[flow/design.v]
module mult32x32_fast_arith (
    input logic clk,              
    input logic reset,            
    input logic [31:0] a,         
    input logic [31:0] b,         
    input logic [1:0] a_sel,      
    input logic b_sel,            
    input logic [2:0] shift_sel,  
    input logic upd_prod,         
    input logic clr_prod,         
    output logic a_msb_is_0,      
    output logic b_msw_is_0,      
    output logic [63:0] product   
);
    logic [7:0] a_out;
    logic [15:0] b_out;
    logic [24:0] multi_out;
    logic [63:0] shift_out;
    logic [63:0] adder_out;
    logic [63:0] ff_out;
    assign a_msb_is_0 = ~|a[31:24];  
    assign b_msw_is_0 = ~|b[31:16];  
    always_comb begin
        case (a_sel)
            2'd0: a_out = a[7:0];
            2'd1: a_out = a[15:8];
            2'd2: a_out = a[23:16];
            2'd3: a_out = a[31:24];
            default: a_out = 8'd0;
        endcase
    end
    always_comb begin
        case (b_sel)
            1'b0: b_out = b[15:0];
            1'b1: b_out = b[31:16];
            default: b_out = 16'd0;
        endcase
    end
    always_comb begin
        multi_out = b_out * a_out;
    end
    always_comb begin
        case (shift_sel)
            3'd0: shift_out = multi_out << 0;
            3'd1: shift_out = multi_out << 8;
            3'd2: shift_out = multi_out << 16;
            3'd3: shift_out = multi_out << 24;
            3'd4: shift_out = multi_out << 32;
            3'd5: shift_out = multi_out << 40;
            default: shift_out = 64'd0;
        endcase
    end
    always_comb begin
        adder_out = shift_out + ff_out;
    end
    always_ff @(posedge clk or posedge reset) begin
        if (reset) begin
            ff_out <= '0;
        end else begin
            if (clr_prod) begin
                ff_out <= '0;
            end else if (upd_prod) begin
                ff_out <= adder_out;
            end 
        end 
    end
   assign product = ff_out;
endmodule
module mult32x32_fast_fsm (
    input logic clk,               
    input logic reset,             
    input logic start,             
    input logic a_msb_is_0,        
    input logic b_msw_is_0,        
    output logic busy,             
    output logic [1:0] a_sel,      
    output logic b_sel,            
    output logic [2:0] shift_sel,  
    output logic upd_prod,         
    output logic clr_prod          
);
    typedef enum {
        idle_st,
        a0_b0_st,
        a1_b0_st,
        a2_b0_st,
        a3_b0_st,
        a0_b1_st,
        a1_b1_st,
        a2_b1_st,
        a3_b1_st
      } sm_type;
    sm_type current_state;
    sm_type next_state;
    always_ff @(posedge clk, posedge reset) begin
        if (reset == 1'b1) begin
            current_state <= idle_st;
        end
        else begin
            current_state <= next_state;
        end
    end
    always_comb begin
        next_state = current_state;
        busy = 1'b1;
        a_sel = 2'b00;
        b_sel = 1'b0;
        shift_sel = 3'b000;  
        upd_prod = 1'b1;
        clr_prod = 1'b0;
        case (current_state)
            idle_st: begin
                busy = 1'b0;
                if (start == 1'b1) begin
                    next_state = a0_b0_st;
                    upd_prod = 1'b0;
                    clr_prod = 1'b1;
                end
                else begin
                    upd_prod = 1'b0;
                    clr_prod = 1'b0;
                end
            end
            a0_b0_st: begin
                next_state = a1_b0_st;
                shift_sel = 3'b000;  
            end
            a1_b0_st: begin
                next_state = a2_b0_st;
                a_sel = 2'b01;
                shift_sel = 3'b001;  
            end
            a2_b0_st: begin
                a_sel = 2'b10;
                shift_sel = 3'b010;  
                if (a_msb_is_0 == 1'b1) begin
                    if (b_msw_is_0 == 1'b1) begin
                        next_state = idle_st;
                    end
                    else begin
                        next_state = a0_b1_st;
                    end
                end
                else begin
                    next_state = a3_b0_st;
                end
            end
            a3_b0_st: begin
                a_sel = 2'b11;
                shift_sel = 3'b011;  
                if (b_msw_is_0 == 1'b1) begin
                    next_state = idle_st;
                end
                else begin
                    next_state = a0_b1_st;
                end
            end
            a0_b1_st: begin
                next_state = a1_b1_st;
                a_sel = 2'b00;
                b_sel = 1'b1;
                shift_sel = 3'b010;  
            end
            a1_b1_st: begin
                next_state = a2_b1_st;
                a_sel = 2'b01;
                b_sel = 1'b1;
                shift_sel = 3'b011;  
            end
            a2_b1_st: begin
                a_sel = 2'b10;
                b_sel = 1'b1;
                shift_sel = 3'b100;  
                if (a_msb_is_0 == 1'b1) begin
                    next_state = idle_st;
                end
                else begin
                    next_state = a3_b1_st;
                end
            end
            a3_b1_st: begin
                a_sel = 2'b11;
                b_sel = 1'b1;
                shift_sel = 3'b101;  
                busy = 1'b1;
                if (start == 0) begin
                    next_state = idle_st;
                end
                else begin
                    next_state = a0_b0_st;
                    upd_prod = 1'b0;
                    clr_prod = 1'b1;
                end
            end
        endcase
    end
endmodule
module mult32x32_fast (
    input logic clk,             
    input logic reset,           
    input logic start,           
    input logic [31:0] a,        
    input logic [31:0] b,        
    output logic busy,           
    output logic [63:0] product  
);
    logic [1:0] a_sel;
    logic b_sel;
    logic [2:0] shift_sel;
    logic upd_prod;
    logic clr_prod;
    logic a_msb_is_0;
    logic b_msw_is_0;
    mult32x32_fast_fsm f_fsm_m(
        .clk(clk),
        .reset(reset),
        .start(start),
        .busy(busy),
        .a_sel(a_sel),
        .b_sel(b_sel),
        .shift_sel(shift_sel),
        .upd_prod(upd_prod),
        .clr_prod(clr_prod),
        .a_msb_is_0(a_msb_is_0),
        .b_msw_is_0(b_msw_is_0)
    );
    mult32x32_fast_arith f_arith_m(
        .clk(clk),
        .reset(reset),
        .a(a),
        .b(b),
        .a_sel(a_sel),
        .b_sel(b_sel),
        .shift_sel(shift_sel),
        .upd_prod(upd_prod),
        .clr_prod(clr_prod),
        .a_msb_is_0(a_msb_is_0),
        .b_msw_is_0(b_msw_is_0),
        .product(product)
    );
endmodule
[flow/run.sh]
#!/bin/bash
# the make line also repeats each setting of config.mk as NAME=value (left out here)
make -C /OpenROAD-flow-scripts/flow DESIGN_CONFIG=/design/flow/config.mk WORK_HOME=/design/flow/orfs CLKGATE_MAP_FILE= finish
[flow/config.mk]
export PLATFORM = sky130hd
export DESIGN_NAME = mult32x32_fast
export DESIGN_NICKNAME = mult32x32_fast
export VERILOG_FILES = /design/flow/design.v
export SDC_FILE = /design/flow/constraint.sdc
export NUM_CORES = 4
export LEC_CHECK = 0
export CAP_MARGIN = 20
export CORE_MARGIN = 8
export CORE_UTILIZATION = 26
export CTS_CLUSTER_DIAMETER = 242
export CTS_CLUSTER_SIZE = 92
export GPL_TIMING_DRIVEN = 1
export HOLD_SLACK_MARGIN = -0.07
export PLACE_DENSITY_LB_ADDON = 0.08
export SETUP_SLACK_MARGIN = 2.33
export SLEW_MARGIN = 20
export TNS_END_PERCENT = 45
[flow/constraint.sdc]
create_clock -name core_clock -period 9.64 [get_ports {clk}]
set_input_delay 1.9280 -clock core_clock [delete_from_list [all_inputs] [get_ports {clk}]]
set_output_delay 1.9280 -clock core_clock [all_outputs]
set_load 0.01 [all_outputs]
==> results of run 1 <==
-- layer usage --
layer | global-route usage, % | up-vias | share of wire [%]
li1 | - | 5888 | -
met5 | 0 | - | 0
met2 | 29.4 | 188 | 48
met3 | 2.25 | 31 | 3.1
met1 | 24.1 | 5746 | 48
met4 | 3.61 | 0 | 1.3
-- layout make-up --
cell class | instances | area (um2) | share of cell area (%)
timing repair buffer | 495 | 4190 | 23.6
sequential | 73 | 1830 | 10.3
clock inverter | 7 | 78.8 | 0.443
inverter | 121 | 455 | 2.56
multi-input combinational | 1167 | 10300 | 57.8
clock buffer | 9 | 225 | 1.27
tap | 585 | 732 | 4.11
-- through the flow --
step	setup TNS [ps]	setup WS, ps	cells
2_1_floorplan	0	981	1421
3_3_place_gp	-8410	-522	2374
3_5_place_dp	-7560	-527	2374
4_1_cts	0	507	2437
5_1_grt	0	258	2457
6_report	0	566	2457
-- repair_timing --
item,4_1_cts,5_1_grt
hold endpoints to repair,0,0
resized,261,84
endpoints found under the setup margin,56,56
hold buffers,0,0
buffers inserted,47,20
pin swaps,99,63
==> flow_summary.yaml, run 1 <==
# implementation run metrics
floorplanning:
  io-pin-count: 132
  core_footprint_um2: 43200
  die_width_um: 226
  vertical_extent_of_the_die_um: 226
  die-area_um2: 50900
  floorplan_stage_core_utilization_pct: 26.4
  rows: 76
grt:
  grt_util_all_layers_pct: 17.6
  grt_pass1_vias: 12500
  grt_first_pass_wirelength_mm: 71.1
  grt-ovfl-total: 0
  grt_start_max_net_pins: 60
  number_of_antenna_violations_at_the_first_check_in_global_routing: 0
timing:
  slew_headroom_pct: 41.8
  maxClockFrequency_mhz: 110
  final-hold-violation-count: 0
  tightest_slew_ps: 872
  final_max_slew_viol_count: 0
  final_worst_path_cycle_share_pct: 94.1
  grt_setup_unrepaired: "yes"
  worst_hold_slack_across_all_endpoints_ps: 352
  layout_min_cycle_time_ps: 9070
  setup_violations: 0
  fin_skew_ps: 12.8
synth:
  yosys_most_used_dff: "dfrtp_1"
  muxShareOfSynthArea_pct: 1.85
  synth-edff-count: 0
  ys_chip_area_um2: 11400
  synth_warn: 2
  ys_async_sr_fraction_pct: 100
  post_synth_inst_count: 1421
  synthTopCellsByArea: "dfrtp_1 (16%), fa_1 (15%), ha_1 (12%), nor2_1 (6.4%), nand2_1 (4.7%)"
  synth_area_per_cell_um2: 8.03
  most_numerous_cell_types_in_the_synthesized_netlist: "nor2_1 (195), nand2_1 (143), inv_1 (121)"
  post_synth_ao_oa_area_fraction_pct: 24.0
  yosys.area_share.adder_pct: 26.6
  netlist.top_cell.by_instances: "nor2_1"
  post_synth_num_cell_types: 80
  top_area_share_pct: 15.8
  mappedNetlistNets: 1680
  synth_flop_count: 73
  netlist_area_um2: 11400
  synth_sequential_area_ratio_pct: 16.0
  synth_top_cell_by_area: "dfrtp_1"
  ys_cells: 1421
  xor_xnor_fraction_of_synth_area_pct: 5.98
  ys_top_logic_family: "adder cells"
  ys_sh_simple_pct: 18.6
worst_setup_path:
  timing.critical_path.arrival_ps: 9330
  rrSetupSlack_ps: 720
  critical-path-top-delay-family: "adder cells"
  worstSetupPathType: "input port to flop"
  r2r_start: "f_fsm_m.current_state[1]"
  worstPathMaxFanout: 6
  worstSetupStartpointType: "input port"
  critPathBufInv: 6
  r2r_end: "f_arith_m.ff_out[59]"
  worst-path-stages: 36
  cpPeakStageDelay_ps: 570
  crit_end: "f_arith_m.ff_out[59]"
  crit_path_top_delay_cell: "fa_2"
  reg2reg_depth: 38
  critical_path.endpoint_type: "flop"
  setup.worst_path.start: "a[26]"
  worst_ep_required_time_ps: 9890
route:
  drtIter0Drc: 622
  vias_per_cell: 4.82
  antenna_left: 0
  post_dr_wirelength_cell_um: 18.1
  routed-via-count: 11900
  detail_route.first_pass.iterations: 5
  wirelength_mm: 44.4
  drc: 0
  insertedDiodeCount: 0
place:
  hpwl_mm: 35.6
  gp_congestion: 0.862
  numPortBuffers: 131
  placedInstanceArea_um2: 15900
worst_hold_path:
  hp-start: "f_fsm_m.current_state[5]"
  hold_depth: 0
  hold_path_class: "flop to flop"
  hold_path_end: "f_fsm_m.current_state[3]"
cts:
  cts.htree.levels: 3
  cts.root.buffer_cell: "clkbuf_16"
  clock_tree_from_tritoncts: "done"
  worstSkewPairLatency_ps: 370
  clk_path_buf_depth: 2
  numCtsBuffers: 9
  clkSlewWorstSetupHoldPaths_ps: 70
  cts.sink_count: 73
finish:
  fillerInstances: 4420
  fin_nets: 2126
  finish.utilization_pct: 41.2
  layout-area-overhead-vs-synth_pct: 55.9
  final_cell_area_um2: 17800
flow_run:
  warnings: 29
  timing.max_cap.violations: 0
run_status:
  outcome: "complete, no violations"
==> inputs of run 2 (changes only) <==
Settings changed: CORE_MARGIN 8 to 2, CORE_UTILIZATION 26 to 57, CTS_CLUSTER_DIAMETER 242 to default, CTS_CLUSTER_SIZE 92 to default, GPL_TIMING_DRIVEN 1 to default, HOLD_SLACK_MARGIN -0.07 to default, PLACE_DENSITY_LB_ADDON 0.08 to default, SETUP_SLACK_MARGIN 2.33 to default, TNS_END_PERCENT 45 to default.
Clock period 9.64 ns to 8.22 ns, I/O delays scaled along.
==> flow_summary.yaml, run 2 <==
# flow metrics
synth:
  mappedNetlistNets: 1680
  most_numerous_cell_types_in_the_synthesized_netlist: "nor2_1 (195), nand2_1 (143), inv_1 (121)"
  synth_flop_count: 73
  muxShareOfSynthArea_pct: 1.85
  ys_chip_area_um2: 11400
  synth_warn: 2
  netlist.top_cell.by_instances: "nor2_1"
  xor_xnor_fraction_of_synth_area_pct: 5.98
  ys_top_logic_family: "adder cells"
  ys_cells: 1421
  ys_sh_simple_pct: 18.6
  post_synth_inst_count: 1421
  synth_top_cell_by_area: "dfrtp_1"
  post_synth_num_cell_types: 80
  synth_sequential_area_ratio_pct: 16.0
  synth-edff-count: 0
  synthTopCellsByArea: "dfrtp_1 (16%), fa_1 (15%), ha_1 (12%), nor2_1 (6.4%), nand2_1 (4.7%)"
  yosys.area_share.adder_pct: 26.6
  netlist_area_um2: 11400
  synth_area_per_cell_um2: 8.03
  ys_async_sr_fraction_pct: 100
  top_area_share_pct: 15.8
  yosys_most_used_dff: "dfrtp_1"
  post_synth_ao_oa_area_fraction_pct: 24.0
floorplanning:
  vertical_extent_of_the_die_um: 146
  rows: 51
  io-pin-count: 132
  die_width_um: 146
  core_footprint_um2: 19600
  die-area_um2: 21200
  floorplan_stage_core_utilization_pct: 58.3
cts:
  clk_path_buf_depth: 2
  numCtsBuffers: 9
  cts.sink_count: 73
  cts.root.buffer_cell: "clkbuf_16"
  cts.htree.levels: 3
place:
  gp_congestion: 0.967
  hpwl_mm: 32.6
  dpl.cell_count: 2123
  placedInstanceArea_um2: 16000
  numPortBuffers: 131
run_status:
  outcome: "aborted with a tool error"
  haltStage: "5_1_grt"
==> run 2: what timing repair did <==
item,CTS
pin swaps,137
hold buffers,0
gates resized,349
endpoints found under the setup margin,45
buffers inserted,84
gates cloned,2
==> run 2: per-stage QoR <==
stage               worst slack, ps  hold slack (ps)
floorplan                      -153              331
global placement              -1350              334
detailed placement            -1480              345
CTS                            -473              370
==> inputs of run 3 (changes only) <==
Settings changed: CORE_UTILIZATION 57 to 65, PLACE_DENSITY from default to 0.43.
Clock period 8.22 ns to 12.2 ns, I/O delays scaled along.
==> flow_summary.yaml, run 3 <==
# implementation run metrics
cts:
  clk_path_buf_depth: 2
  numCtsBuffers: 9
  worstSkewPairLatency_ps: 360
  cts.htree.levels: 3
  cts.root.buffer_cell: "clkbuf_16"
  post_cts_buffers: 0
  post_cts_resize_count: 0
  clkSlewWorstSetupHoldPaths_ps: 60
  cts_hold_repair.buffers: 0
  clock_tree_from_tritoncts: "done"
  cts.sink_count: 73
worst_setup_path:
  worstSetupPathType: "input port to flop"
  most_frequent_cell_on_critical_path: "fa_1"
  r2r_start: "f_fsm_m.current_state[4]"
  worst_ep_required_time_ps: 12450
  reg2reg_depth: 33
  crit_path_top_delay_cell: "or4_4"
  cpPeakStageDelay_ps: 560
  worst-path-stages: 32
  rrSetupSlack_ps: 1740
  timing.critical_path.arrival_ps: 11640
  worstSetupStartpointType: "input port"
  setup.worst_path.start: "a[15]"
  critPathBufInv: 4
  critical-path-top-delay-family: "AND-OR/OR-AND gates"
  crit_end: "f_arith_m.ff_out[61]"
  r2r_end: "f_arith_m.ff_out[61]"
  worstPathMaxFanout: 8
  critical_path.endpoint_type: "flop"
floorplanning:
  floorplan_stage_core_utilization_pct: 66.2
  io-pin-count: 132
  core_footprint_um2: 17200
  die-area_um2: 18600
  die_width_um: 137
  rows: 48
  vertical_extent_of_the_die_um: 137
finish:
  finish.utilization_pct: 76.6
  fin_nets: 1783
  layout.cells.non_filler: 1754
  layout-area-overhead-vs-synth_pct: 15.7
timing:
  worst_hold_slack_across_all_endpoints_ps: 350
  layout_min_cycle_time_ps: 11390
  finalWorstSetupSlack_ps: 813
  maxClockFrequency_mhz: 87.8
  final_max_slew_viol_count: 0
  fin_skew_ps: 12.9
  final-hold-violation-count: 0
  tightest_slew_ps: 984
  grt_setup_unrepaired: "no"
  final_worst_path_cycle_share_pct: 93.3
  setup_violations: 0
  finalSetupTns_ps: 0
  slew_headroom_pct: 34.4
synth:
  ys_chip_area_um2: 11400
  netlist_area_um2: 11400
  synth_warn: 2
  netlist.top_cell.by_instances: "nor2_1"
  synth_sequential_area_ratio_pct: 16.0
  synth-edff-count: 0
  muxShareOfSynthArea_pct: 1.85
  xor_xnor_fraction_of_synth_area_pct: 5.98
  post_synth_inst_count: 1421
  most_numerous_cell_types_in_the_synthesized_netlist: "nor2_1 (195), nand2_1 (143), inv_1 (121)"
  synth_top_cell_by_area: "dfrtp_1"
  ys_top_logic_family: "adder cells"
  post_synth_num_cell_types: 80
  ys_cells: 1421
  top_area_share_pct: 15.8
  yosys_most_used_dff: "dfrtp_1"
  ys_async_sr_fraction_pct: 100
  synth_area_per_cell_um2: 8.03
  yosys.area_share.adder_pct: 26.6
  post_synth_ao_oa_area_fraction_pct: 24.0
  synthTopCellsByArea: "dfrtp_1 (16%), fa_1 (15%), ha_1 (12%), nor2_1 (6.4%), nand2_1 (4.7%)"
  mappedNetlistNets: 1680
  synth_flop_count: 73
  ys_sh_simple_pct: 18.6
place:
  post-place-ws_ps: 766
  dpl.cell_count: 1738
  gp_congestion: 0.941
  numPortBuffers: 131
  hpwl_mm: 26.9
route:
  antenna_left: 0
  drtIter0Drc: 1203
  insertedDiodeCount: 0
  detail_route.first_pass.iterations: 6
  routed-via-count: 11400
  post_dr_wirelength_cell_um: 19.9
  vias_per_cell: 6.48
  wirelength_mm: 34.9
  drc: 0
grt:
  grt_first_pass_wirelength_mm: 55.7
  groute.layer.met1.usage_pct: 50.8
  grt_busiest_layer: "met2"
  grt-ovfl-total: 0
  use_met2_pct: 60.3
  grt_util_all_layers_pct: 38.2
  grt_pass1_vias: 10900
  grt_start_max_net_pins: 74
  gr-usage-met3_pct: 8.81
  number_of_antenna_violations_at_the_first_check_in_global_routing: 0
worst_hold_path:
  hold_depth: 0
  hold_path_class: "flop to flop"
  hold_path_end: "f_fsm_m.current_state[3]"
  hp-start: "f_fsm_m.current_state[5]"
run_status:
  outcome: "complete, no violations"
flow_run:
  warnings: 28
  timing.max_cap.violations: 0
run 3: layer usage:
| metal | wire, um | up-vias |
|---|---|---|
| li1 | - | 5207 |
| met2 | 16000 | 635 |
| met1 | 14200 | 5391 |
| met3 | 3350 | 126 |
| met4 | 1390 | 0 |
| met5 | 0 | - |
run 3: final cells by class:
| cell class | count | area [um2] |
|---|---|---|
| clock buffers | 10 | 239 |
| well taps | 225 | 282 |
| repair buffers | 152 | 1470 |
| multi-input cells | 1167 | 8830 |
| fillers | 1335 | 4030 |
| clock inverters | 6 | 97.6 |
| inverters | 121 | 454 |
| flip-flops and latches | 73 | 1830 |
run 3: through the flow:
| step | instance area, um2 |
|---|---|
| 2_1_floorplan | 11400 |
| 3_3_place_gp | 12900 |
| 5_1_grt | 13200 |
| 6_report | 13200 |
| 3_5_place_dp | 12900 |
| 4_1_cts | 13200 |
==> inputs of run 4 (changes only) <==
Settings changed: CORE_ASPECT_RATIO from default to 1.54, CORE_UTILIZATION 65 to 40, CTS_CLUSTER_DIAMETER from default to 379, CTS_CLUSTER_SIZE from default to 45, PLACE_DENSITY 0.43 to default, PLACE_DENSITY_LB_ADDON from default to 0.04, TNS_END_PERCENT from default to 10.
Clock period 12.2 ns to 9.5 ns, I/O delays scaled along.
==> flow_summary.yaml, run 4 <==
# implementation run metrics
floorplanning:
  core_footprint_um2: 28100
  rows: 76
  floorplan_stage_core_utilization_pct: 40.7
  die_width_um: 140
  die-area_um2: 29900
  vertical_extent_of_the_die_um: 214
  io-pin-count: 132
timing:
  layout_min_cycle_time_ps: 9320
  worst_hold_slack_across_all_endpoints_ps: 351
  final_worst_path_cycle_share_pct: 98.1
  final-hold-violation-count: 0
  tightest_slew_ps: 966
  maxClockFrequency_mhz: 107
  final_max_slew_viol_count: 0
  fin_skew_ps: 10.5
  setup_violations: 0
  slew_headroom_pct: 35.1
synth:
  muxShareOfSynthArea_pct: 1.85
  ys_chip_area_um2: 11400
  ys_sh_simple_pct: 18.6
  xor_xnor_fraction_of_synth_area_pct: 5.98
  yosys.area_share.adder_pct: 26.6
  ys_async_sr_fraction_pct: 100
  ys_top_logic_family: "adder cells"
  synth_sequential_area_ratio_pct: 16.0
  synthTopCellsByArea: "dfrtp_1 (16%), fa_1 (15%), ha_1 (12%), nor2_1 (6.4%), nand2_1 (4.7%)"
  mappedNetlistNets: 1680
  top_area_share_pct: 15.8
  synth_area_per_cell_um2: 8.03
  netlist_area_um2: 11400
  ys_cells: 1421
  synth_flop_count: 73
  most_numerous_cell_types_in_the_synthesized_netlist: "nor2_1 (195), nand2_1 (143), inv_1 (121)"
  synth_top_cell_by_area: "dfrtp_1"
  yosys_most_used_dff: "dfrtp_1"
  netlist.top_cell.by_instances: "nor2_1"
  post_synth_ao_oa_area_fraction_pct: 24.0
  post_synth_num_cell_types: 80
  synth-edff-count: 0
  synth_warn: 2
  post_synth_inst_count: 1421
cts:
  cts_hold_repair.buffers: 0
  clkSlewWorstSetupHoldPaths_ps: 60
  numCtsBuffers: 9
  clock_tree_from_tritoncts: "done"
  cts.root.buffer_cell: "clkbuf_16"
  cts.htree.levels: 3
  cts.sink_count: 73
  clk_path_buf_depth: 2
  worstSkewPairLatency_ps: 380
worst_setup_path:
  critPathBufInv: 6
  setup.worst_path.start: "a[31]"
  worstPathMaxFanout: 7
  worst_ep_required_time_ps: 9770
  rrSetupSlack_ps: 740
  timing.critical_path.arrival_ps: 9590
  crit_path_top_delay_cell: "fa_1"
  worstSetupStartpointType: "input port"
  r2r_start: "f_fsm_m.current_state[1]"
  most_frequent_cell_on_critical_path: "fa_1"
  critical-path-top-delay-family: "adder cells"
  worstSetupPathType: "input port to flop"
  cpPeakStageDelay_ps: 570
  r2r_end: "f_arith_m.ff_out[43]"
  reg2reg_depth: 35
  crit_end: "f_arith_m.ff_out[43]"
  critical_path.endpoint_type: "flop"
  worst-path-stages: 34
grt:
  number_of_antenna_violations_at_the_first_check_in_global_routing: 0
  grt-ovfl-total: 0
  grt_first_pass_wirelength_mm: 68.2
  grt_start_max_net_pins: 84
  grt_pass1_vias: 12900
  grt_util_all_layers_pct: 29.4
worst_hold_path:
  hold_path_end: "f_fsm_m.current_state[3]"
  hold_path_class: "flop to flop"
  hp-start: "f_fsm_m.current_state[5]"
  hold_depth: 0
place:
  hpwl_mm: 35.4
  gp_congestion: 0.914
  numPortBuffers: 131
finish:
  layout-area-overhead-vs-synth_pct: 48.3
  fillerInstances: 2609
  comb_area_um2: 9730
  register_area_um2: 1830
  fin_nets: 2125
route:
  antenna_left: 0
  insertedDiodeCount: 0
  vias_per_cell: 5.49
  post_dr_wirelength_cell_um: 19.7
  routed-via-count: 12200
  drc: 0
  wirelength_mm: 43.7
  detail_route.first_pass.iterations: 26
  drtIter0Drc: 583
flow_run:
  timing.max_cap.violations: 0
  warnings: 27
run_status:
  outcome: "complete, no violations"
-- run 4: final cells by class --
| cell class | count | area share [%] |
|---|---|---|
| inverters | 121 | 2.68 |
| well taps | 351 | 2.59 |
| clock inverters | 5 | 0.333 |
| flip-flops and latches | 73 | 10.8 |
| clock buffers | 11 | 1.43 |
| multi-input cells | 1167 | 57.5 |
| repair buffers | 494 | 24.7 |
-- run 4: stage by stage --
stage	cells	utilization, %	instance area (um2)	setup TNS (ps)	setup slack [ps]
after CTS	2205	56.9	16000	-164	-51.7
after detailed placement	2182	55.1	15400	-27470	-1080
after global placement	2182	55.1	15400	-27730	-1060
after floorplan	1421	-	11400	0	108
after global routing	2222	60.3	16900	-460	-66.9
final	2222	60.3	16900	0	178
-- run 4: per-layer routing --
metal	part of all wire, %	GRT usage (%)	vias up
met5	0	0	-
li1	-	-	5883
met1	36	30.4	5917
met3	3.1	3.19	92
met2	56	59.5	314
met4	4.1	12.3	0
-- run 4: what timing repair did --
item,CTS,global route
setup endpoints to repair,35,39
buffers inserted,7,18
pin swaps,19,94
resized,34,190
==> inputs of run 5 (changes only) <==
Settings changed: ABC_AREA from default to 0, CAP_MARGIN 20 to 35, CELL_PAD_IN_SITES_GLOBAL_PLACEMENT from default to 1, CORE_ASPECT_RATIO 1.54 to 1.05, CORE_MARGIN 2 to 3, CORE_UTILIZATION 40 to 29, CTS_CLUSTER_DIAMETER 379 to default, CTS_CLUSTER_SIZE 45 to 50, GPL_ROUTABILITY_DRIVEN from default to 1, GPL_TIMING_DRIVEN from default to 0, HOLD_SLACK_MARGIN from default to 0.14, MAX_ROUTING_LAYER from default to met4, PLACE_DENSITY_LB_ADDON 0.04 to default, SETUP_SLACK_MARGIN from default to 1.34, SLEW_MARGIN 20 to 5, TNS_END_PERCENT 10 to default.
Clock period 9.5 ns to 8.2 ns, I/O delays scaled along.
==> flow_summary.yaml, run 5 <==
# implementation run metrics
worst_hold_path:
  hold_path_end: "f_fsm_m.current_state[3]"
  hold_depth: 0
  hp-start: "f_fsm_m.current_state[5]"
  hold_path_class: "flop to flop"
route:
  drtIter0Drc: 667
  post_dr_wirelength_cell_um: 20.1
  detail_route.first_pass.iterations: 5
  wirelength_mm: 46.0
  vias_per_cell: 5.23
  antenna_left: 0
  insertedDiodeCount: 0
  drc: 0
  routed-via-count: 11900
floorplanning:
  io-pin-count: 132
  floorplan_stage_core_utilization_pct: 29.8
  die-area_um2: 41800
  vertical_extent_of_the_die_um: 209
  rows: 73
  core_footprint_um2: 38400
  die_width_um: 200
grt:
  grt_start_max_net_pins: 58
  use_met2_pct: 36.4
  grt_pass1_vias: 12200
  grt_util_all_layers_pct: 22.4
  gr-usage-met3_pct: 2.28
  grt_busiest_layer: "met2"
  number_of_antenna_violations_at_the_first_check_in_global_routing: 0
  groute.layer.met1.usage_pct: 30.1
  grt_first_pass_wirelength_mm: 71.3
  grt-ovfl-total: 0
place:
  dpl.cell_count: 2044
  gp_congestion: 0.927
  hpwl_mm: 33.7
  post-place-ws_ps: -2270
  numPortBuffers: 131
  placedInstanceArea_um2: 14000
worst_setup_path:
  setup.worst_path.start: "a[31]"
  worstSetupStartpointType: "input port"
  r2r_start: "f_fsm_m.current_state[4]"
  worstPathMaxFanout: 4
  reg2reg_depth: 38
  most_frequent_cell_on_critical_path: "buf_6"
  crit_end: "f_arith_m.ff_out[59]"
  crit_path_top_delay_cell: "fa_1"
  critPathBufInv: 7
  r2r_end: "f_arith_m.ff_out[59]"
  worstSetupPathType: "input port to flop"
  worst-path-stages: 37
  critical-path-top-delay-family: "adder cells"
  rrSetupSlack_ps: -660
  worst_ep_required_time_ps: 8450
  critical_path.endpoint_type: "flop"
  timing.critical_path.arrival_ps: 9180
  cpPeakStageDelay_ps: 570
synth:
  synth-edff-count: 0
  ys_chip_area_um2: 11400
  ys_top_logic_family: "adder cells"
  synth_top_cell_by_area: "dfrtp_1"
  synth_warn: 2
  ys_cells: 1421
  muxShareOfSynthArea_pct: 1.85
  yosys_most_used_dff: "dfrtp_1"
  synth_area_per_cell_um2: 8.03
  post_synth_ao_oa_area_fraction_pct: 24.0
  top_area_share_pct: 15.8
  post_synth_inst_count: 1421
  synth_sequential_area_ratio_pct: 16.0
  most_numerous_cell_types_in_the_synthesized_netlist: "nor2_1 (195), nand2_1 (143), inv_1 (121)"
  ys_sh_simple_pct: 18.6
  netlist_area_um2: 11400
  post_synth_num_cell_types: 80
  netlist.top_cell.by_instances: "nor2_1"
  mappedNetlistNets: 1680
  ys_async_sr_fraction_pct: 100
  synth_flop_count: 73
  synthTopCellsByArea: "dfrtp_1 (16%), fa_1 (15%), ha_1 (12%), nor2_1 (6.4%), nand2_1 (4.7%)"
  yosys.area_share.adder_pct: 26.6
  xor_xnor_fraction_of_synth_area_pct: 5.98
cts:
  numCtsBuffers: 9
  cts.sink_count: 73
  clk_path_buf_depth: 2
  clkSlewWorstSetupHoldPaths_ps: 70
  worstSkewPairLatency_ps: 370
  cts.htree.levels: 3
  cts.root.buffer_cell: "clkbuf_16"
  clock_tree_from_tritoncts: "done"
timing:
  final_max_slew_viol_count: 0
  setup_violations: 37
  fin_skew_ps: 18.9
  maxClockFrequency_mhz: 112
  tightest_slew_ps: 898
  layout_min_cycle_time_ps: 8930
  grt_setup_unrepaired: "yes"
  slew_headroom_pct: 40.1
  final_worst_path_cycle_share_pct: 109
  finalWorstSetupSlack_ps: -726
  final-hold-violation-count: 0
  worst_hold_slack_across_all_endpoints_ps: 350
finish:
  layout.cells.non_filler: 2283
  layout-area-overhead-vs-synth_pct: 60.7
  finish.utilization_pct: 47.8
  final_cell_area_um2: 18300
  fin_nets: 2050
flow_run:
  warnings: 29
  timing.max_cap.violations: 0
run_status:
  failed_layout_checks: "setup timing"
  outcome: "finished with violations"
[run 5: area by class of cell]
type,instances,area (um2)
clock inverter,4,51.3
clock buffer,12,256
fill,3699,20000
buffer,60,528
multi-input combinational,1167,11300
timing repair buffer,359,3290
inverter,121,459
sequential,73,1830
tap,487,609
[run 5: metal layers]
metal / share of wire [%] / wire length (um)
met2: 48 / 22300
met5: 0 / 0
met3: 4.2 / 1920
met4: 2.3 / 1060
met1: 45 / 20700
[run 5: repair_timing]
action	4_1_cts	5_1_grt
setup buffers	161	60
setup endpoints to repair	57	56
hold buffers	0	0
resized	394	172
gates cloned	2	0
pin swaps	171	103
[run 5: stage by stage]
step	setup TNS [ps]
after floorplan	-456
after global placement	-77190
after detailed placement	-74230
after CTS	-15720
after global routing	-27320
final	-17680
==> inputs of run 6 (changes only) <==
Settings changed: ABC_AREA 0 to default, CAP_MARGIN 35 to 40, CELL_PAD_IN_SITES_GLOBAL_PLACEMENT 1 to default, CORE_ASPECT_RATIO 1.05 to default, CORE_MARGIN 3 to 10, CORE_UTILIZATION 29 to 60, CTS_CLUSTER_SIZE 50 to default, GPL_ROUTABILITY_DRIVEN 1 to default, GPL_TIMING_DRIVEN 0 to default, HOLD_SLACK_MARGIN 0.14 to 0.06, MAX_ROUTING_LAYER met4 to default, SETUP_SLACK_MARGIN 1.34 to -0.52, SLEW_MARGIN 5 to 20.
Clock period 8.2 ns to 9.5 ns, I/O delays scaled along.
==> flow_summary.yaml, run 6 <==
# implementation run metrics
route:
  met3_wirelength_mm: 3.45
  drc: 0
  wirelength_mm: 40.6
  routed-wl-met2_mm: 19.2
  met1Wirelength_mm: 16.1
  routed-via-count: 12600
  vias_per_cell: 6.14
  post_dr_wirelength_cell_um: 19.8
  insertedDiodeCount: 0
  antenna_left: 0
  detail_route.first_pass.iterations: 7
  routed.top_layer: "met4"
  drtIter0Drc: 1168
synth:
  synth_area_per_cell_um2: 8.03
  netlist.top_cell.by_instances: "nor2_1"
  post_synth_ao_oa_area_fraction_pct: 24.0
  post_synth_inst_count: 1421
  synth_sequential_area_ratio_pct: 16.0
  ys_top_logic_family: "adder cells"
  ys_async_sr_fraction_pct: 100
  most_numerous_cell_types_in_the_synthesized_netlist: "nor2_1 (195), nand2_1 (143), inv_1 (121)"
  yosys.area_share.adder_pct: 26.6
  yosys_most_used_dff: "dfrtp_1"
  muxShareOfSynthArea_pct: 1.85
  synth_warn: 2
  synth_flop_count: 73
  ys_cells: 1421
  ys_chip_area_um2: 11400
  synth-edff-count: 0
  ys_sh_simple_pct: 18.6
  xor_xnor_fraction_of_synth_area_pct: 5.98
  mappedNetlistNets: 1680
  synth_top_cell_by_area: "dfrtp_1"
  top_area_share_pct: 15.8
  post_synth_num_cell_types: 80
  synthTopCellsByArea: "dfrtp_1 (16%), fa_1 (15%), ha_1 (12%), nor2_1 (6.4%), nand2_1 (4.7%)"
  netlist_area_um2: 11400
grt:
  grt_pass1_vias: 12600
  grt_start_max_net_pins: 63
  grt-ovfl-total: 0
  grt_util_all_layers_pct: 31.8
  number_of_antenna_violations_at_the_first_check_in_global_routing: 0
  grt_first_pass_wirelength_mm: 64.0
timing:
  tightest_slew_ps: 709
  layout_min_cycle_time_ps: 9780
  slew_headroom_pct: 52.7
  finalSetupTns_ps: -3420
  setup_violations: 26
  fin_skew_ps: 15.3
  finalWorstSetupSlack_ps: -276
  maxClockFrequency_mhz: 102
  final_max_slew_viol_count: 0
  final-hold-violation-count: 0
  final_worst_path_cycle_share_pct: 103
floorplanning:
  die_width_um: 158
  floorplan_stage_core_utilization_pct: 61.0
  rows: 50
  die-area_um2: 24900
  vertical_extent_of_the_die_um: 158
  io-pin-count: 132
  core_footprint_um2: 18700
finish:
  register_area_um2: 1830
  layout-area-overhead-vs-synth_pct: 37.1
  layout.cells.non_filler: 2052
  final_cell_area_um2: 15700
  fin_nets: 2072
  comb_area_um2: 9080
  fillerInstances: 1190
  finish.utilization_pct: 83.7
worst_hold_path:
  hold_depth: 0
  hold_path_end: "f_fsm_m.current_state[3]"
  hp-start: "f_fsm_m.current_state[5]"
  hold_path_class: "flop to flop"
worst_setup_path:
  reg2reg_depth: 34
  setup.worst_path.start: "a[30]"
  r2r_start: "f_fsm_m.current_state[4]"
  rrSetupSlack_ps: 200
  critPathBufInv: 5
  cpPeakStageDelay_ps: 550
  crit_end: "f_arith_m.ff_out[63]"
  crit_path_top_delay_cell: "fa_1"
  worstSetupStartpointType: "input port"
  worst-path-stages: 35
  timing.critical_path.arrival_ps: 10000
  critical-path-top-delay-family: "AND-OR/OR-AND gates"
  critical_path.endpoint_type: "flop"
  worst_ep_required_time_ps: 9720
  most_frequent_cell_on_critical_path: "o21ai_1"
  r2r_end: "f_arith_m.ff_out[63]"
  worstPathMaxFanout: 8
  worstSetupPathType: "input port to flop"
place:
  gp_congestion: 1.02
  placedInstanceArea_um2: 15100
  numPortBuffers: 131
  dpl.cell_count: 2032
  post-place-ws_ps: -1020
  hpwl_mm: 32.2
run_status:
  outcome: "finished with violations"
  failed_layout_checks: "setup timing"
cts:
  clock_tree_from_tritoncts: "done"
  numCtsBuffers: 9
  cts.root.buffer_cell: "clkbuf_16"
  cts.sink_count: 73
  cts.htree.levels: 3
  clkSlewWorstSetupHoldPaths_ps: 60
  worstSkewPairLatency_ps: 360
  clk_path_buf_depth: 2
flow_run:
  warnings: 29
  timing.max_cap.violations: 0
## run 6: cell type report
| type | instances | area share, % |
|---|---|---|
| clock buffer | 9 | 1.44 |
| clock inverter | 7 | 0.527 |
| tap | 234 | 1.87 |
| multi-input combinational | 1167 | 58.0 |
| inverter | 121 | 2.90 |
| timing repair buffer | 441 | 23.6 |
| sequential | 73 | 11.7 |
## run 6: per-stage QoR
step / hold slack (ps)
final: 385
after global routing: 370
after CTS: 374
after detailed placement: 360
after global placement: 332
after floorplan: 331
## run 6: what timing repair did
item,4_1_cts,5_1_grt
buffers inserted,0,4
resized,3,49
hold buffers,0,0
setup endpoints to repair,3,27
pin swaps,0,23
## run 6: per-layer routing
layer,track usage [%],vias up
met5,0,-
met4,13.1,0
met3,6.08,156
met2,53.0,650
met1,39.6,6013
li1,-,5779
==> inputs of run 7 (changes only) <==
Settings changed: CAP_MARGIN 40 to 20, CORE_MARGIN 10 to 2, CORE_UTILIZATION 60 to 72, CTS_CLUSTER_SIZE from default to 96, HOLD_SLACK_MARGIN 0.06 to default, PLACE_DENSITY from default to 0.43, SETUP_SLACK_MARGIN -0.52 to default.
Clock period 9.5 ns to 11.5 ns, I/O delays scaled along.
==> flow_summary.yaml, run 7 <==
# implementation run metrics
timing:
  setup_violations: 0
  maxClockFrequency_mhz: 89.4
  final-hold-violation-count: 0
  final_max_slew_viol_count: 0
  finalSetupTns_ps: 0
  tightest_slew_ps: 976
  worst_hold_slack_across_all_endpoints_ps: 353
  slew_headroom_pct: 34.5
  grt_setup_unrepaired: "no"
  final_worst_path_cycle_share_pct: 97.2
  fin_skew_ps: 14.8
  layout_min_cycle_time_ps: 11180
cts:
  clkSlewWorstSetupHoldPaths_ps: 70
  clock_tree_from_tritoncts: "done"
  cts_hold_repair.buffers: 0
  clk_path_buf_depth: 2
  cts.root.buffer_cell: "clkbuf_16"
  cts.htree.levels: 3
  worstSkewPairLatency_ps: 360
  post_cts_buffers: 0
  cts.sink_count: 73
  post_cts_resize_count: 0
  numCtsBuffers: 9
finish:
  layout-area-overhead-vs-synth_pct: 16.5
  fin_nets: 1799
route:
  antenna_left: 0
  wirelength_mm: 37.0
  insertedDiodeCount: 0
  drtIter0Drc: 1296
  routed-via-count: 12000
  post_dr_wirelength_cell_um: 21.0
  vias_per_cell: 6.79
  detail_route.first_pass.iterations: 8
  drc: 0
grt:
  grt_start_max_net_pins: 74
  grt-ovfl-total: 0
  grt_util_all_layers_pct: 43.7
  grt_first_pass_wirelength_mm: 58.4
  grt_pass1_vias: 11700
  number_of_antenna_violations_at_the_first_check_in_global_routing: 0
worst_setup_path:
  crit_end: "f_arith_m.ff_out[61]"
  critical_path.endpoint_type: "flop"
  worstSetupPathType: "input port to flop"
  crit_path_top_delay_cell: "or4_4"
  critical-path-top-delay-family: "AND-OR/OR-AND gates"
  cpPeakStageDelay_ps: 560
  timing.critical_path.arrival_ps: 11430
  worstPathMaxFanout: 13
  reg2reg_depth: 33
  most_frequent_cell_on_critical_path: "fa_1"
  r2r_end: "f_arith_m.ff_out[61]"
  critPathBufInv: 4
  setup.worst_path.start: "a[29]"
  r2r_start: "f_fsm_m.current_state[4]"
  worst-path-stages: 33
  worstSetupStartpointType: "input port"
  rrSetupSlack_ps: 1090
  worst_ep_required_time_ps: 11750
flow_run:
  timing.max_cap.violations: 0
  warnings: 28
worst_hold_path:
  hp-start: "f_fsm_m.current_state[5]"
  hold_path_class: "flop to flop"
  hold_path_end: "f_fsm_m.current_state[3]"
  hold_depth: 0
synth:
  ys_chip_area_um2: 11400
  synth_flop_count: 73
  synthTopCellsByArea: "dfrtp_1 (16%), fa_1 (15%), ha_1 (12%), nor2_1 (6.4%), nand2_1 (4.7%)"
  ys_sh_simple_pct: 18.6
  xor_xnor_fraction_of_synth_area_pct: 5.98
  netlist.top_cell.by_instances: "nor2_1"
  top_area_share_pct: 15.8
  post_synth_num_cell_types: 80
  yosys_most_used_dff: "dfrtp_1"
  synth-edff-count: 0
  mappedNetlistNets: 1680
  synth_warn: 2
  post_synth_ao_oa_area_fraction_pct: 24.0
  post_synth_inst_count: 1421
  ys_top_logic_family: "adder cells"
  synth_top_cell_by_area: "dfrtp_1"
  synth_area_per_cell_um2: 8.03
  synth_sequential_area_ratio_pct: 16.0
  ys_async_sr_fraction_pct: 100
  netlist_area_um2: 11400
  yosys.area_share.adder_pct: 26.6
  muxShareOfSynthArea_pct: 1.85
  most_numerous_cell_types_in_the_synthesized_netlist: "nor2_1 (195), nand2_1 (143), inv_1 (121)"
  ys_cells: 1421
floorplanning:
  die-area_um2: 16900
  die_width_um: 130
  io-pin-count: 132
  vertical_extent_of_the_die_um: 130
  rows: 46
  floorplan_stage_core_utilization_pct: 72.7
  core_footprint_um2: 15700
place:
  numPortBuffers: 131
  hpwl_mm: 28.4
  gp_congestion: 1.01
run_status:
  outcome: "complete, no violations"
[run 7: layout make-up]
type | instances | area (um2)
multi-input cells | 1167 | 8830
fillers | 949 | 2420
flip-flops and latches | 73 | 1830
repair buffers | 168 | 1600
inverters | 121 | 454
well taps | 216 | 270
clock buffers | 9 | 225
clock inverters | 7 | 83.8
[run 7: per-layer routing]
layer | GRT usage (%) | wire (um)
met1 | 54.9 | 13600
met2 | 70.5 | 17100
met3 | 10.7 | 4190
met4 | 22.5 | 2150
met5 | 0 | 0
[run 7: through the flow]
step | std cells | setup WS [ps] | area, um2 | utilization [%]
2_1_floorplan | 1421 | 1710 | 11400 | -
3_3_place_gp | 1744 | 586 | 13000 | 82.5
3_5_place_dp | 1744 | 355 | 13000 | 82.5
4_1_cts | 1760 | 625 | 13300 | 84.5
5_1_grt | 1761 | 13.1 | 13300 | 84.6
6_report | 1761 | 320 | 13300 | 84.6
==> inputs of run 8 (changes only) <==
Settings changed: CORE_UTILIZATION 72 to 58, CTS_CLUSTER_SIZE 96 to default, HOLD_SLACK_MARGIN from default to -0.1, PLACE_DENSITY 0.43 to default, SETUP_SLACK_MARGIN from default to -0.49, TNS_END_PERCENT from default to 5.
Clock period 11.5 ns to 6.9 ns, I/O delays scaled along.
==> flow_summary.yaml, run 8 <==
# flow metrics
synth:
  yosys.area_share.adder_pct: 26.6
  synth_area_per_cell_um2: 8.03
  ys_async_sr_fraction_pct: 100
  synthTopCellsByArea: "dfrtp_1 (16%), fa_1 (15%), ha_1 (12%), nor2_1 (6.4%), nand2_1 (4.7%)"
  netlist.top_cell.by_instances: "nor2_1"
  yosys_most_used_dff: "dfrtp_1"
  ys_chip_area_um2: 11400
  post_synth_inst_count: 1421
  ys_cells: 1421
  post_synth_num_cell_types: 80
  synth-edff-count: 0
  most_numerous_cell_types_in_the_synthesized_netlist: "nor2_1 (195), nand2_1 (143), inv_1 (121)"
  synth_flop_count: 73
  netlist_area_um2: 11400
  synth_warn: 2
  ys_top_logic_family: "adder cells"
  xor_xnor_fraction_of_synth_area_pct: 5.98
  muxShareOfSynthArea_pct: 1.85
  mappedNetlistNets: 1680
  top_area_share_pct: 15.8
  ys_sh_simple_pct: 18.6
  synth_sequential_area_ratio_pct: 16.0
  post_synth_ao_oa_area_fraction_pct: 24.0
  synth_top_cell_by_area: "dfrtp_1"
floorplanning:
  die_width_um: 144
  core_footprint_um2: 19400
  floorplan_stage_core_utilization_pct: 58.8
  rows: 51
  vertical_extent_of_the_die_um: 144
  io-pin-count: 132
  die-area_um2: 20800
run_status:
  stop_error: "[ERROR GRT-0232] Routing congestion too high. Check the congestion heatmap in the GUI."
  outcome: "aborted with a tool error"
  haltStage: "5_1_grt"
cts:
  cts.root.buffer_cell: "clkbuf_16"
  numCtsBuffers: 9
  cts.sink_count: 73
  cts.htree.levels: 3
  clk_path_buf_depth: 2
place:
  gp_congestion: 0.982
  post-place-ws_ps: -2670
  placedInstanceArea_um2: 16100
  numPortBuffers: 131
  hpwl_mm: 34.4
grt:
  grt_util_all_layers_pct: 83.4
  grt-ovfl-total: 19
## run 8: metrics by stage
| step | hold slack (ps) | instances |
|---|---|---|
| floorplan | 331 | 1421 |
| global placement | 333 | 2149 |
| detailed placement | 346 | 2149 |
| CTS | 361 | 2206 |
## run 8: repair_timing
item / 4_1_cts
hold endpoints to repair: 0
cloned: 1
pin swaps: 97
hold buffers: 0
setup endpoints to repair: 53
buffers inserted: 42
gates resized: 186
## run 8: per-layer routing
layer,overflow,track usage (%)
met1,0,83.3
met2,6,92.7
met3,3,77.6
met4,10,79.4
met5,0,55.1
==> inputs of run 9 (changes only) <==
Settings changed: ABC_AREA from default to 0, CAP_MARGIN 20 to 0, CORE_ASPECT_RATIO from default to 1.17, CORE_UTILIZATION 58 to 52, CTS_CLUSTER_DIAMETER from default to 101, HOLD_SLACK_MARGIN -0.1 to default, MAX_ROUTING_LAYER from default to met5, SETUP_SLACK_MARGIN -0.49 to default, TNS_END_PERCENT 5 to 25.
Clock period 6.9 ns to 15.7 ns, I/O delays scaled along.
==> flow_summary.yaml, run 9 <==
# implementation run metrics
cts:
  clkSlewWorstSetupHoldPaths_ps: 60
  post_cts_buffers: 0
  post_cts_resize_count: 0
  worstSkewPairLatency_ps: 350
  clock_tree_from_tritoncts: "done"
  numCtsBuffers: 9
  cts_hold_repair.buffers: 0
  cts.root.buffer_cell: "clkbuf_16"
  cts.sink_count: 73
  cts.htree.levels: 3
  clk_path_buf_depth: 2
worst_setup_path:
  reg2reg_depth: 33
  worstPathMaxFanout: 16
  rrSetupSlack_ps: 5110
  worst-path-stages: 32
  timing.critical_path.arrival_ps: 12740
  critPathBufInv: 4
  r2r_end: "f_arith_m.ff_out[61]"
  critical_path.endpoint_type: "flop"
  crit_end: "f_arith_m.ff_out[61]"
  most_frequent_cell_on_critical_path: "fa_1"
  critical-path-top-delay-family: "AND-OR/OR-AND gates"
  worstSetupPathType: "input port to flop"
  cpPeakStageDelay_ps: 850
  worst_ep_required_time_ps: 15940
  crit_path_top_delay_cell: "o21ai_1"
  worstSetupStartpointType: "input port"
  setup.worst_path.start: "a[30]"
  r2r_start: "f_fsm_m.current_state[4]"
run_status:
  outcome: "complete, no violations"
flow_run:
  timing.max_cap.violations: 0
  warnings: 27
route:
  vias_per_cell: 6.05
  insertedDiodeCount: 0
  drc: 0
  wirelength_mm: 35.3
  antenna_left: 0
  detail_route.first_pass.iterations: 5
  routed-via-count: 10900
  drtIter0Drc: 625
  post_dr_wirelength_cell_um: 19.7
synth:
  ys_top_logic_family: "adder cells"
  synth_warn: 2
  post_synth_num_cell_types: 80
  post_synth_inst_count: 1421
  synthTopCellsByArea: "dfrtp_1 (16%), fa_1 (15%), ha_1 (12%), nor2_1 (6.4%), nand2_1 (4.7%)"
  xor_xnor_fraction_of_synth_area_pct: 5.98
  netlist_area_um2: 11400
  ys_sh_simple_pct: 18.6
  most_numerous_cell_types_in_the_synthesized_netlist: "nor2_1 (195), nand2_1 (143), inv_1 (121)"
  ys_async_sr_fraction_pct: 100
  top_area_share_pct: 15.8
  synth-edff-count: 0
  post_synth_ao_oa_area_fraction_pct: 24.0
  yosys_most_used_dff: "dfrtp_1"
  muxShareOfSynthArea_pct: 1.85
  synth_flop_count: 73
  synth_sequential_area_ratio_pct: 16.0
  netlist.top_cell.by_instances: "nor2_1"
  ys_cells: 1421
  synth_area_per_cell_um2: 8.03
  mappedNetlistNets: 1680
  ys_chip_area_um2: 11400
  yosys.area_share.adder_pct: 26.6
  synth_top_cell_by_area: "dfrtp_1"
floorplanning:
  vertical_extent_of_the_die_um: 164
  floorplan_stage_core_utilization_pct: 53.0
  die-area_um2: 23200
  rows: 58
  core_footprint_um2: 21600
  die_width_um: 141
  io-pin-count: 132
grt:
  number_of_antenna_violations_at_the_first_check_in_global_routing: 0
  grt_util_all_layers_pct: 31.2
  grt_first_pass_wirelength_mm: 57.4
  grt-ovfl-total: 0
  grt_start_max_net_pins: 60
  grt_pass1_vias: 11000
timing:
  fin_skew_ps: 10.0
  final-hold-violation-count: 0
  grt_setup_unrepaired: "no"
  finalSetupTns_ps: 0
  tightest_slew_ps: 1110
  layout_min_cycle_time_ps: 12500
  setup_violations: 0
  final_worst_path_cycle_share_pct: 79.6
  slew_headroom_pct: 25.3
  maxClockFrequency_mhz: 80.0
  final_max_slew_viol_count: 0
worst_hold_path:
  hold_depth: 0
  hold_path_class: "flop to flop"
  hold_path_end: "f_fsm_m.current_state[3]"
  hp-start: "f_fsm_m.current_state[5]"
finish:
  layout-area-overhead-vs-synth_pct: 15.5
  final_cell_area_um2: 13200
  fin_nets: 1777
place:
  gp_congestion: 0.959
  placedInstanceArea_um2: 12900
  hpwl_mm: 28.6
  numPortBuffers: 131
[run 9: routing by layer]
layer	wire, um	GRT usage (%)
met1	14600	38.3
met2	17600	56.2
met3	1870	3.97
met4	1140	11.5
met5	0	0
[run 9: per-stage QoR]
stage	util, %	std cells	hold slack, ps	setup WS [ps]
after floorplan	-	1421	331	5070
final	61.2	1793	362	3200
after global placement	59.7	1776	332	3120
after CTS	61.1	1793	365	3290
after detailed placement	59.8	1777	351	2980
after global routing	61.2	1793	365	2630
[run 9: area by class of cell]
type / instances / area (um2)
Multi-Input combinational cell: 1167 / 8840
Sequential cell: 73 / 1830
Inverter: 121 / 454
Fill cell: 2041 / 8370
Tap cell: 270 / 338
Timing Repair Buffer: 146 / 1440
Clock buffer: 11 / 243
Clock inverter: 5 / 38.8
==> inputs of run 10 (changes only) <==
Settings changed: ABC_AREA 0 to default, CAP_MARGIN 0 to 20, CORE_ASPECT_RATIO 1.17 to default, CORE_UTILIZATION 52 to 58, CTS_CLUSTER_DIAMETER 101 to default, CTS_CLUSTER_SIZE from default to 72, HOLD_SLACK_MARGIN from default to -0.1, MAX_ROUTING_LAYER met5 to default, SETUP_SLACK_MARGIN from default to 0.91, TNS_END_PERCENT 25 to 5.
Clock period 15.7 ns to 5.18 ns, I/O delays scaled along.
==> flow_summary.yaml, run 10 <==
# flow metrics
cts:
  cts.htree.levels: 3
  cts_hold_repair.buffers: 0
  cts.sink_count: 73
  clk_path_buf_depth: 2
  numCtsBuffers: 9
  cts.root.buffer_cell: "clkbuf_16"
synth:
  synth_sequential_area_ratio_pct: 16.0
  ys_sh_simple_pct: 18.6
  synth_flop_count: 73
  post_synth_num_cell_types: 80
  synth_area_per_cell_um2: 8.03
  mappedNetlistNets: 1680
  ys_cells: 1421
  ys_chip_area_um2: 11400
  muxShareOfSynthArea_pct: 1.85
  netlist.top_cell.by_instances: "nor2_1"
  netlist_area_um2: 11400
  synth_top_cell_by_area: "dfrtp_1"
  yosys_most_used_dff: "dfrtp_1"
  top_area_share_pct: 15.8
  synthTopCellsByArea: "dfrtp_1 (16%), fa_1 (15%), ha_1 (12%), nor2_1 (6.4%), nand2_1 (4.7%)"
  ys_async_sr_fraction_pct: 100
  synth-edff-count: 0
  most_numerous_cell_types_in_the_synthesized_netlist: "nor2_1 (195), nand2_1 (143), inv_1 (121)"
  post_synth_ao_oa_area_fraction_pct: 24.0
  synth_warn: 2
  xor_xnor_fraction_of_synth_area_pct: 5.98
  ys_top_logic_family: "adder cells"
  yosys.area_share.adder_pct: 26.6
  post_synth_inst_count: 1421
floorplanning:
  floorplan_stage_core_utilization_pct: 58.8
  io-pin-count: 132
  rows: 51
  die_width_um: 144
  die-area_um2: 20800
  vertical_extent_of_the_die_um: 144
  core_footprint_um2: 19400
grt:
  grt_util_all_layers_pct: 82.5
  grt-ovfl-total: 124
place:
  dpl.cell_count: 2151
  numPortBuffers: 131
  gp_congestion: 0.990
  placedInstanceArea_um2: 16100
  post-place-ws_ps: -4120
  hpwl_mm: 32.4
run_status:
  stop_error: "[ERROR GRT-0232] Routing congestion too high. Check the congestion heatmap in the GUI."
  haltStage: "5_1_grt"
  outcome: "aborted with a tool error"
==> run 10: stage by stage <==
stage          hold slack (ps)  util, %
2_1_floorplan              331        -
3_3_place_gp               333     83.2
3_5_place_dp               347     83.2
4_1_cts                    364     90.8
==> run 10: routing by layer <==
metal	overflow	GRT usage (%)
met4	63	85.7
met1	0	80.9
met3	1	71.3
met5	1	46.1
met2	59	95.0
==> run 10: what timing repair did <==
item / in CTS
pin swaps: 119
setup endpoints to repair: 61
gates cloned: 3
buffers inserted: 46
resized: 179
==> inputs of run 11 (changes only) <==
Settings changed: CTS_CLUSTER_SIZE 72 to default, HOLD_SLACK_MARGIN -0.1 to default, MAX_ROUTING_LAYER from default to met4, SETUP_SLACK_MARGIN 0.91 to default, TNS_END_PERCENT 5 to default.
Clock period 5.18 ns to 7.12 ns, I/O delays scaled along.
==> flow_summary.yaml, run 11 <==
# flow metrics
synth:
  synth_flop_count: 73
  synth_sequential_area_ratio_pct: 16.0
  synthTopCellsByArea: "dfrtp_1 (16%), fa_1 (15%), ha_1 (12%), nor2_1 (6.4%), nand2_1 (4.7%)"
  synth_area_per_cell_um2: 8.03
  mappedNetlistNets: 1680
  ys_top_logic_family: "adder cells"
  top_area_share_pct: 15.8
  xor_xnor_fraction_of_synth_area_pct: 5.98
  yosys.area_share.adder_pct: 26.6
  yosys_most_used_dff: "dfrtp_1"
  synth_top_cell_by_area: "dfrtp_1"
  most_numerous_cell_types_in_the_synthesized_netlist: "nor2_1 (195), nand2_1 (143), inv_1 (121)"
  netlist.top_cell.by_instances: "nor2_1"
  post_synth_num_cell_types: 80
  post_synth_inst_count: 1421
  ys_sh_simple_pct: 18.6
  synth-edff-count: 0
  muxShareOfSynthArea_pct: 1.85
  ys_cells: 1421
  ys_chip_area_um2: 11400
  netlist_area_um2: 11400
  post_synth_ao_oa_area_fraction_pct: 24.0
  ys_async_sr_fraction_pct: 100
  synth_warn: 2
run_status:
  stop_error: "[ERROR GRT-0116] Global routing finished with congestion. Check the congestion regions in the DRC Viewer."
  outcome: "aborted with a tool error"
  haltStage: "5_1_grt"
cts:
  clk_path_buf_depth: 2
  cts_hold_repair.buffers: 0
  cts.htree.levels: 3
  cts.root.buffer_cell: "clkbuf_16"
  numCtsBuffers: 9
  cts.sink_count: 73
place:
  gp_congestion: 0.999
  hpwl_mm: 34.9
  numPortBuffers: 131
  dpl.cell_count: 2146
  placedInstanceArea_um2: 16200
floorplanning:
  core_footprint_um2: 19400
  io-pin-count: 132
  die_width_um: 144
  rows: 51
  die-area_um2: 20800
  vertical_extent_of_the_die_um: 144
  floorplan_stage_core_utilization_pct: 58.8
grt:
  grt_util_all_layers_pct: 80.8
  grt-ovfl-total: 81
[run 11: layer usage]
layer,global-route usage (%),GRT overflow
met1,79.4,1
met2,93.4,48
met3,69.3,4
met4,76.0,28
met5,-,-
[run 11: what timing repair did]
| action | 4_1_cts |
|---|---|
| resized | 410 |
| cloned | 3 |
| endpoints found under the setup margin | 54 |
| pin swaps | 139 |
| endpoints found under the hold margin | 0 |
| buffers inserted | 95 |
[run 11: through the flow]
stage          utilization, %  setup slack, ps
3_5_place_dp             83.7            -2450
2_1_floorplan               -            -1030
4_1_cts                  96.1            -1390
3_3_place_gp             83.7            -2230
==> inputs of run 12 (changes only) <==
Settings changed: CELL_PAD_IN_SITES_GLOBAL_PLACEMENT from default to 2, CORE_ASPECT_RATIO from default to 0.91, CORE_MARGIN 2 to 7, CORE_UTILIZATION 58 to 24, CTS_CLUSTER_DIAMETER from default to 283, CTS_CLUSTER_SIZE from default to 29, GPL_ROUTABILITY_DRIVEN from default to 0, MAX_ROUTING_LAYER met4 to default, PLACE_DENSITY from default to 0.51, SETUP_SLACK_MARGIN from default to 1.52.
Clock period 7.12 ns to 9.96 ns, I/O delays scaled along.
==> flow_summary.yaml, run 12 <==
# implementation run metrics
run_status:
  outcome: "complete, no violations"
synth:
  synth_top_cell_by_area: "dfrtp_1"
  post_synth_inst_count: 1421
  ys_cells: 1421
  ys_top_logic_family: "adder cells"
  ys_chip_area_um2: 11400
  yosys_most_used_dff: "dfrtp_1"
  post_synth_ao_oa_area_fraction_pct: 24.0
  synth_area_per_cell_um2: 8.03
  muxShareOfSynthArea_pct: 1.85
  synth_sequential_area_ratio_pct: 16.0
  synth_warn: 2
  yosys.area_share.adder_pct: 26.6
  netlist_area_um2: 11400
  synth-edff-count: 0
  top_area_share_pct: 15.8
  synthTopCellsByArea: "dfrtp_1 (16%), fa_1 (15%), ha_1 (12%), nor2_1 (6.4%), nand2_1 (4.7%)"
  ys_async_sr_fraction_pct: 100
  netlist.top_cell.by_instances: "nor2_1"
  synth_flop_count: 73
  xor_xnor_fraction_of_synth_area_pct: 5.98
  most_numerous_cell_types_in_the_synthesized_netlist: "nor2_1 (195), nand2_1 (143), inv_1 (121)"
  post_synth_num_cell_types: 80
  ys_sh_simple_pct: 18.6
  mappedNetlistNets: 1680
floorplanning:
  rows: 76
  die-area_um2: 53900
  io-pin-count: 132
  floorplan_stage_core_utilization_pct: 24.2
  die_width_um: 243
  vertical_extent_of_the_die_um: 222
  core_footprint_um2: 47200
worst_setup_path:
  cpPeakStageDelay_ps: 550
  critical_path.endpoint_type: "flop"
  reg2reg_depth: 39
  crit_path_top_delay_cell: "fa_1"
  r2r_start: "f_fsm_m.current_state[1]"
  crit_end: "f_arith_m.ff_out[59]"
  timing.critical_path.arrival_ps: 9280
  worstSetupPathType: "input port to flop"
  worstSetupStartpointType: "input port"
  r2r_end: "f_arith_m.ff_out[59]"
  worst_ep_required_time_ps: 10230
  rrSetupSlack_ps: 1160
  setup.worst_path.start: "a[23]"
  worstPathMaxFanout: 6
  critical-path-top-delay-family: "adder cells"
  most_frequent_cell_on_critical_path: "buf_4"
  worst-path-stages: 38
  critPathBufInv: 10
grt:
  grt_first_pass_wirelength_mm: 75.2
  number_of_antenna_violations_at_the_first_check_in_global_routing: 0
  grt_start_max_net_pins: 52
  grt_pass1_vias: 12300
  grt-ovfl-total: 0
  grt_util_all_layers_pct: 17.7
cts:
  cts.htree.levels: 3
  cts.sink_count: 73
  clk_path_buf_depth: 2
  clkSlewWorstSetupHoldPaths_ps: 70
  cts_hold_repair.buffers: 0
  cts.root.buffer_cell: "clkbuf_16"
  worstSkewPairLatency_ps: 380
  numCtsBuffers: 9
  clock_tree_from_tritoncts: "done"
route:
  met1Wirelength_mm: 24.3
  routed.top_layer: "met4"
  detail_route.first_pass.iterations: 5
  insertedDiodeCount: 0
  wirelength_mm: 48.1
  vias_per_cell: 4.83
  routed-wl-met2_mm: 21.4
  antenna_left: 0
  drc: 0
  drtIter0Drc: 507
  routed-via-count: 11800
  post_dr_wirelength_cell_um: 19.6
  met3_wirelength_mm: 1.75
timing:
  setup_violations: 0
  fin_skew_ps: 15.2
  final_worst_path_cycle_share_pct: 90.5
  grt_setup_unrepaired: "yes"
  tightest_slew_ps: 864
  layout_min_cycle_time_ps: 9010
  final-hold-violation-count: 0
  final_max_slew_viol_count: 0
  maxClockFrequency_mhz: 111
  slew_headroom_pct: 41.9
worst_hold_path:
  hold_depth: 0
  hold_path_class: "flop to flop"
  hold_path_end: "f_fsm_m.current_state[3]"
  hp-start: "f_fsm_m.current_state[5]"
flow_run:
  timing.max_cap.violations: 0
  warnings: 29
finish:
  finish.utilization_pct: 37.7
  fin_nets: 2080
  layout.cells.non_filler: 2449
  layout-area-overhead-vs-synth_pct: 55.9
  fillerInstances: 4997
  register_area_um2: 1830
  comb_area_um2: 10500
place:
  numPortBuffers: 131
  hpwl_mm: 38.6
  dpl.cell_count: 2349
run 12: final cells by class:
type | instances | share of cell area, %
multi-input cells | 1167 | 59.2
repair buffers | 449 | 21.6
flip-flops and latches | 73 | 10.3
well taps | 624 | 4.39
inverters | 121 | 2.56
clock buffers | 9 | 1.27
clock inverters | 6 | 0.654
run 12: through the flow:
stage,TNS [ps],instance area (um2),hold slack [ps],worst slack [ps]
after floorplan,0,11900,331,1240
after global placement,-4120,15400,332,-566
after detailed placement,-3680,15400,339,-512
after CTS,0,17300,356,844
after global routing,0,17800,367,659
final,0,17800,356,949
run 12: metal layers:
| layer | global-route usage [%] | vias to the layer above |
|---|---|---|
| met5 | 0 | - |
| li1 | - | 5790 |
| met2 | 27.3 | 179 |
| met3 | 3.02 | 28 |
| met4 | 3.27 | 0 |
| met1 | 25.8 | 5834 |
run 12: timing repair:
action                                  CTS  global route
setup buffers                            65            20
gates cloned                              0             0
endpoints found under the hold margin     0             0
pin swaps                               105            72
endpoints found under the setup margin   52            48
resized                                 319           106
